==> flow/design.v (excerpt) <==
module CPU(result,pc_value,r0_value,rf_we,instr,rst, clk);
input clk;
input rst;
input [15:0] instr;
output [15:0] result;
output [15:0] pc_value;
output [15:0] r0_value;
output rf_we;
wire [15:0] r0;
wire [15:0]out_ireg;
wire [3:0]out_idec_to_addrRdest;
wire [3:0]out_idec_to_addrRsrc;
wire [2:0]out_idec_to_alu_select;
wire [3:0]out_immHigh_idec;
wire out_wr_en_idec;
wire out_arith_mux_select0_idec;
wire out_arith_mux_select1_idec;
wire [15:0]out_arith_mux_to_alu_input;
wire [15:0] out_rfRsrc_to_arith_mux;
wire [15:0] out_imm_sign_extended_to_arith_mux;
wire [15:0] out_imm_zero_extended_to_arith_mux;
wire [15:0]out_rfRdest_to_alu;
wire [15:0] out_alu_to_mux;
wire C,V,N,Z;
wire [15:0] out_muxload;
wire select_mux_load;
wire select_mux_mov;
wire [15:0] out_left_shifted_to_muxload_in;
wire [15:0] out_ram_to_muxload_in;
wire ram_en;
wire [15:0]out_pc;
assign pc_value = out_pc;
assign r0_value = r0;
assign rf_we = out_wr_en_idec;
wire [2:0]select_mux_which_load;
wire [15:0] out_mov_mux;
wire [15:0] out_mux_to_rf;
assign result = out_mux_to_rf;
wire [15:0] out_shifter_to_select_mux_which_load;
wire [15:0] out_mux_to_shifter_in;
wire select_which_to_shift;
wire branch;
wire jump;
wire [15:0] bj_value;
wire select_br_or_jump;
wire [15:0] out_psr;
wire [15:0]input_psr;
assign input_psr[0] = C;
assign input_psr[1] = V;
assign input_psr[2] = N;
assign input_psr[3] = Z;
assign input_psr[15:4] = 12'b0;
inde dec(ram_en, select_br_or_jump, branch, jump, select_which_to_shift, select_mux_mov, select_mux_load,select_mux_which_load,out_immHigh_idec,out_idec_to_addrRdest, out_idec_to_addrRsrc, out_idec_to_alu_select, out_wr_en_idec,out_arith_mux_select1_idec, out_arith_mux_select0_idec, out_ireg, out_psr[3:0]);
reg16 inst_reg(rst, clk, instr, out_ireg);
reg16 psr(rst, clk, input_psr, out_psr);
multiplexer_4_1 arith_mux(out_arith_mux_to_alu_input, out_rfRsrc_to_arith_mux, out_imm_sign_extended_to_arith_mux, out_imm_zero_extended_to_arith_mux, 16'b0, out_arith_mux_select1_idec, out_arith_mux_select0_idec);
Sign_Ex_Test sign_extended(out_idec_to_addrRsrc, out_immHigh_idec, out_imm_sign_extended_to_arith_mux, out_left_shifted_to_muxload_in, out_imm_zero_extended_to_arith_mux);
  ...
For scale: roughly 550 flip-flops, about 30000 um2 of cells after synthesis.
clock: 6.32 ns
lec_check: 0
abc_area: 1
cap_margin: 0
cell_pad_in_sites_detail_placement: 1
core_aspect_ratio: 1.74
core_margin: 7
core_utilization: 38
min_routing_layer: met2
place_density_lb_addon: 0.07
setup_slack_margin: 0.03
slew_margin: 20
run.sh (not shown) runs the stock make flow with config.mk's settings and CLKGATE_MAP_FILE=.
The starting point ran to the end with violations: setup timing.
==> next run, changes <==
Settings changed: ABC_AREA 1 to 0, CAP_MARGIN 0 to 5, CELL_PAD_IN_SITES_DETAIL_PLACEMENT 1 to 0, CELL_PAD_IN_SITES_GLOBAL_PLACEMENT set to 3, CORE_ASPECT_RATIO 1.74 to 0.5, CORE_UTILIZATION 38 to 23, CTS_CLUSTER_DIAMETER set to 58, CTS_CLUSTER_SIZE set to 23, GPL_ROUTABILITY_DRIVEN set to 1, GPL_TIMING_DRIVEN set to 0, HOLD_SLACK_MARGIN set to 0.01, MAX_ROUTING_LAYER set to met4, MIN_ROUTING_LAYER met2 to not set, PLACE_DENSITY set to 0.86, PLACE_DENSITY_LB_ADDON 0.07 to not set, SETUP_SLACK_MARGIN 0.03 to not set, SLEW_MARGIN 20 to 40, TNS_END_PERCENT set to 80.
Clock period 6.32 ns to 5.57 ns, I/O delays scaled along.
What happened: The changed run reached the layout checks and failed them: setup timing. Total power came out higher by about a fifth. Register-to-register slack gets worse by 1400 ps. Setup slack gets worse by 1400 ps. Routed wire length came out lower by a few percent.
==> next run, changes <==
Settings changed: ABC_AREA 0 to not set, CAP_MARGIN 5 to 20, CELL_PAD_IN_SITES_DETAIL_PLACEMENT 0 to not set, CELL_PAD_IN_SITES_GLOBAL_PLACEMENT 3 to not set, CORE_ASPECT_RATIO 0.5 to not set, CORE_MARGIN 7 to 2, CORE_UTILIZATION 23 to 9, CTS_CLUSTER_DIAMETER 58 to not set, CTS_CLUSTER_SIZE 23 to not set, GPL_ROUTABILITY_DRIVEN 1 to not set, GPL_TIMING_DRIVEN 0 to not set, HOLD_SLACK_MARGIN 0.01 to not set, MAX_ROUTING_LAYER met4 to not set, PLACE_DENSITY 0.86 to 0.6, SLEW_MARGIN 40 to 20, TNS_END_PERCENT 80 to not set.
Clock period 5.57 ns to 12.7 ns, I/O delays scaled along.
With this change the flow produced a clean layout.
Setup slack gains 3400 ps.
Hold slack gains 27 ps.
Final cell count went up by about 45%.
Routed wire length went down by about 14%.
Total power went down by about 60%.
Via count went down by about 10%.
Synthesized area is unchanged.
Final area went down by about 6%.
Die size went up by 140%.
==> next run, changes <==
Settings changed: ABC_AREA set to 0, CAP_MARGIN 20 to 5, CELL_PAD_IN_SITES_DETAIL_PLACEMENT set to 0, CELL_PAD_IN_SITES_GLOBAL_PLACEMENT set to 0, CORE_ASPECT_RATIO set to 1.19, CORE_UTILIZATION 9 to 56, CTS_CLUSTER_DIAMETER set to 91, GPL_ROUTABILITY_DRIVEN set to 1, HOLD_SLACK_MARGIN set to 0.01, PLACE_DENSITY 0.6 to not set, PLACE_DENSITY_LB_ADDON set to 0.23, SETUP_SLACK_MARGIN set to 1.52, SLEW_MARGIN 20 to 40, TNS_END_PERCENT set to 35.
Clock period 12.7 ns to 5.22 ns, I/O delays scaled along.
Effect: The new run reached the layout checks and failed them: setup timing; first-iteration DRC count came out higher by 50%; wire length came out higher by 2.4%; power came out higher to 2.8 times its value; via count came out higher by 21%; global-route usage came out higher by 44 points; core utilization came out higher by 64 points; critical path depth came out higher by 4; combinational power came out higher to 3.9 times its value; clock skew came out lower by 16 ps; sequential cell count stays the same; worst setup slack is worse by 3500 ps.
==> next run, changes <==
Settings changed: ABC_AREA 0 to not set, CELL_PAD_IN_SITES_DETAIL_PLACEMENT 0 to not set, CELL_PAD_IN_SITES_GLOBAL_PLACEMENT 0 to not set, CORE_ASPECT_RATIO 1.19 to not set, CORE_UTILIZATION 56 to 66, CTS_CLUSTER_DIAMETER 91 to 355, CTS_CLUSTER_SIZE set to 53, GPL_ROUTABILITY_DRIVEN 1 to not set, HOLD_SLACK_MARGIN 0.01 to not set, MAX_ROUTING_LAYER set to met4, PLACE_DENSITY set to 0.6, PLACE_DENSITY_LB_ADDON 0.23 to not set, SETUP_SLACK_MARGIN 1.52 to -0.39, SLEW_MARGIN 40 to 20, TNS_END_PERCENT 35 to 80.
Clock period 5.22 ns to 5.29 ns, I/O delays scaled along.
This time the run ended with an error in 5_1_grt.
Area after synthesis is unchanged.
Die area goes down by 15%.
Synthesized cell count stays the same.


Setup of yarrow:
CPU again, from the RTL that the note above started with.
Settings: LEC_CHECK=0, CAP_MARGIN=20, CORE_MARGIN=2, CORE_UTILIZATION=29, CTS_CLUSTER_SIZE=45, MAX_ROUTING_LAYER=met5, MIN_ROUTING_LAYER=met1, PLACE_DENSITY_LB_ADDON=0.13, SLEW_MARGIN=15; clock period 8.39 ns.
What sierra does differently from yarrow at the input level:
- TNS_END_PERCENT now 80, previously not set
- CTS_CLUSTER_SIZE no longer set, was 45
- CELL_PAD_IN_SITES_GLOBAL_PLACEMENT now 2, previously not set
- CELL_PAD_IN_SITES_DETAIL_PLACEMENT now 2, previously not set
- CORE_MARGIN now 7, was 2
- GPL_TIMING_DRIVEN now 0, previously not set
- SETUP_SLACK_MARGIN now -0.94, previously not set
- CORE_ASPECT_RATIO now 0.5, previously not set
- SLEW_MARGIN now 40, was 15
- PLACE_DENSITY now 0.86, previously not set
- ABC_AREA now 0, previously not set
- CORE_UTILIZATION now 23, was 29
- MIN_ROUTING_LAYER no longer set, was met1
- HOLD_SLACK_MARGIN now 0.01, previously not set
- MAX_ROUTING_LAYER no longer set, was met5
- CAP_MARGIN now 5, was 20
- GPL_ROUTABILITY_DRIVEN now 1, previously not set
- PLACE_DENSITY_LB_ADDON no longer set, was 0.13
- CTS_CLUSTER_DIAMETER now 91, previously not set
- the clock period (ns, I/O delays scaled along) now 15.2, was 8.39
Result for yarrow and sierra: all clean. Diff yarrow -> sierra: synthesis-to-finish area growth has increased; number of global-route vias before repair increased by about 20% relative to the old numbers; utilization now sits lower.
[inputs] garnet vs sierra
- CELL_PAD_IN_SITES_GLOBAL_PLACEMENT no longer set, was 2
- ABC_AREA no longer set, was 0
- MIN_ROUTING_LAYER now met2, previously not set
- SETUP_SLACK_MARGIN now 0.03, was -0.94
- GPL_ROUTABILITY_DRIVEN no longer set, was 1
- GPL_TIMING_DRIVEN no longer set, was 0
- HOLD_SLACK_MARGIN no longer set, was 0.01
- CORE_ASPECT_RATIO now 1.63, was 0.5
- TNS_END_PERCENT no longer set, was 80
- CAP_MARGIN now 20, was 5
- PLACE_DENSITY no longer set, was 0.86
- CELL_PAD_IN_SITES_DETAIL_PLACEMENT no longer set, was 2
- CTS_CLUSTER_DIAMETER no longer set, was 91
- SLEW_MARGIN now 20, was 40
- CORE_UTILIZATION now 38, was 23
- the clock period (ns, I/O delays scaled along) now 6.32, was 15.2
[summary]
- Complete run, failing final checks: garnet, reason setup timing.
- The final layout from sierra, which completed every stage, passed the timing, DRC and antenna checks at the end of the flow.
- garnet against sierra: worst setup slack shrank by 3.07 ns, sequential cell area share shows a reduction of 3.0 points, synthesis-to-layout area growth climbed 9.8 points, setup TNS shrank by 11.08 ns, maximum resistive drop on vdd went up by about 200%.
- Of the two candidates, sierra has the worse die area and garnet the better one.
## Diff of input files: cedar against garnet
- MIN_ROUTING_LAYER no longer set, was met2
- TNS_END_PERCENT now 35, previously not set
- CORE_UTILIZATION now 65, was 38
- ABC_AREA now 0, previously not set
- CTS_CLUSTER_DIAMETER now 91, previously not set
- HOLD_SLACK_MARGIN now 0.01, previously not set
- CORE_MARGIN now 2, was 7
- CAP_MARGIN now 5, was 20
- CELL_PAD_IN_SITES_GLOBAL_PLACEMENT now 0, previously not set
- PLACE_DENSITY_LB_ADDON now 0.23, previously not set
- SETUP_SLACK_MARGIN now 1.52, was 0.03
- SLEW_MARGIN now 40, was 20
- GPL_ROUTABILITY_DRIVEN now 1, previously not set
- CELL_PAD_IN_SITES_DETAIL_PLACEMENT now 0, previously not set
- MAX_ROUTING_LAYER now met4, previously not set
- CORE_ASPECT_RATIO now 1.19, was 1.63
- the clock period (ns, I/O delays scaled along) now 7.97, was 6.32
## What came out
Post-place instance area delta for cedar relative to garnet: 10% lower
cedar -> garnet: count of library flops with an enable pin delta 0, exact match
garnet → cedar: chip width dropped 14%; core region area went down by about 40%.
Summary of cedar over garnet: area share of fa/ha/maj cells after synthesis barely changed, number of nets at floorplan barely changed, die size dropped 45%.
Re yosys stat chip area: no difference whatsoever between garnet and cedar.
The flow ended early for cedar: it failed with a tool error in global routing.
Power is estimated from default activity; no workload was simulated.
